==> 05-18 <==
## SystolicCore
module SystolicCore(
	input clk,
	input rst,
	input start,
	input mode_conv_mm,
	input isac,
	input isrelu,
	input isbn,
	input [22:0] dfsm_config,
	input all_data_rdy,
	input pe_config_1_1,
	input pe_config_1_2,
	input pe_config_1_3,
	input pe_config_2_1,
	input pe_config_2_2,
	input pe_config_2_3,
	input [7:0] data_horz_1_1,
	input [7:0] data_horz_1_2,
	input [7:0] data_horz_1_3,
	input [7:0] data_horz_2_1,
	input [7:0] data_horz_2_2,
	input [7:0] data_horz_2_3,
	input [7:0] data_obli_1,
	input [7:0] data_obli_2,
	input [7:0] data_obli_3,
	input [7:0] data_obli_4,
	input [7:0] data_obli_5,
	input [7:0] data_obli_6,
	input [15:0] data_bn_1,
	input [15:0] data_bn_2,
	input data_bn_en,
	output data_preread,
	output [7:0] dout_1_1,
	output [7:0] dout_1_2,
	output [7:0] dout_1_3,
	output [7:0] dout_1_4,
	output [7:0] dout_2_1,
	output [7:0] dout_2_2,
	output [7:0] dout_2_3,
	output [7:0] dout_2_4,
	output dout_en_1_1,
	output dout_en_1_2,
	output dout_en_1_3,
	output dout_en_1_4,
	output dout_en_2_1,
	output dout_en_2_2,
	output dout_en_2_3,
	output dout_en_2_4
);
==> flow/config.mk <==
export PLATFORM = sky130hd
export DESIGN_NAME = SystolicCore
export DESIGN_NICKNAME = SystolicCore
export VERILOG_FILES = /design/flow/design.v
export SDC_FILE = /design/flow/constraint.sdc
export NUM_CORES = 4
export LEC_CHECK = 0
export ABC_AREA = 0
export CAP_MARGIN = 20
export CORE_ASPECT_RATIO = 1.99
export CORE_MARGIN = 3
export CORE_UTILIZATION = 20
export CTS_CLUSTER_DIAMETER = 52
export CTS_CLUSTER_SIZE = 44
export GPL_TIMING_DRIVEN = 1
export PLACE_DENSITY_LB_ADDON = 0.29
export SETUP_SLACK_MARGIN = -0.33
export SLEW_MARGIN = 20
export TNS_END_PERCENT = 55
==> flow/constraint.sdc <==
create_clock -name core_clock -period 10.0 [get_ports {clk}]
set_input_delay 2.0000 -clock core_clock [delete_from_list [all_inputs] [get_ports {clk}]]
set_output_delay 2.0000 -clock core_clock [all_outputs]
set_load 0.01 [all_outputs]
run.sh (not shown) runs the stock make flow with config.mk's settings and CLKGATE_MAP_FILE=.
==> 09-22 (differences from 05-18) <==
==> flow/config.mk (replaced) <==
export PLATFORM = sky130hd
export DESIGN_NAME = SystolicCore
export DESIGN_NICKNAME = SystolicCore
export VERILOG_FILES = /design/flow/design.v
export SDC_FILE = /design/flow/constraint.sdc
export NUM_CORES = 4
export LEC_CHECK = 0
export CAP_MARGIN = 20
export CORE_MARGIN = 2
export CORE_UTILIZATION = 33
export PLACE_DENSITY = 0.6
export SLEW_MARGIN = 20
==> flow/constraint.sdc (replaced) <==
create_clock -name core_clock -period 11.8 [get_ports {clk}]
set_input_delay 2.3600 -clock core_clock [delete_from_list [all_inputs] [get_ports {clk}]]
set_output_delay 2.3600 -clock core_clock [all_outputs]
set_load 0.01 [all_outputs]
==> 08-05 (differences from 05-18) <==
==> flow/config.mk (replaced) <==
export PLATFORM = sky130hd
export DESIGN_NAME = SystolicCore
export DESIGN_NICKNAME = SystolicCore
export VERILOG_FILES = /design/flow/design.v
export SDC_FILE = /design/flow/constraint.sdc
export NUM_CORES = 4
export LEC_CHECK = 0
export ABC_AREA = 1
export CAP_MARGIN = 20
export CORE_MARGIN = 2
export CORE_UTILIZATION = 72
export CTS_CLUSTER_SIZE = 72
export PLACE_DENSITY = 0.67
export SETUP_SLACK_MARGIN = -0.22
export SLEW_MARGIN = 20
==> flow/constraint.sdc (replaced) <==
create_clock -name core_clock -period 6.57 [get_ports {clk}]
set_input_delay 1.3140 -clock core_clock [delete_from_list [all_inputs] [get_ports {clk}]]
set_output_delay 1.3140 -clock core_clock [all_outputs]
set_load 0.01 [all_outputs]
==> flow_summary.toml <==
# generated from flow reports
[sta]
setup_ws_ns = -2.009
setup_viol = 64

[critical_path]
cpPeakStageDelay_ns = 0.37

[run_status]
status = "complete, but fails checks"
so.violations = "setup timing"

[clock_tree]
clockBufferDepth = 3

[global_routing]
grt.total_usage = 0.4279

[die]
tap_cells = 1903
The numbers above come from 08-05.

==> flow_summary.toml <==
# generated from flow reports
[run_status]
status = "complete, but fails checks"
so.violations = "setup timing"

[sta]
setup_ws_ns = -0.2528
setup_viol = 18
The numbers above come from 05-18.

==> flow_summary.toml <==
# generated from flow reports
[clock_tree]
clockBufferDepth = 4

[sta]
setup_viol = 0
setup_ws_ns = 0.3434

[critical_path]
cpPeakStageDelay_ns = 0.60

[run_status]
status = "complete, no violations"

[global_routing]
grt.total_usage = 0.1744
The numbers above come from 09-22.

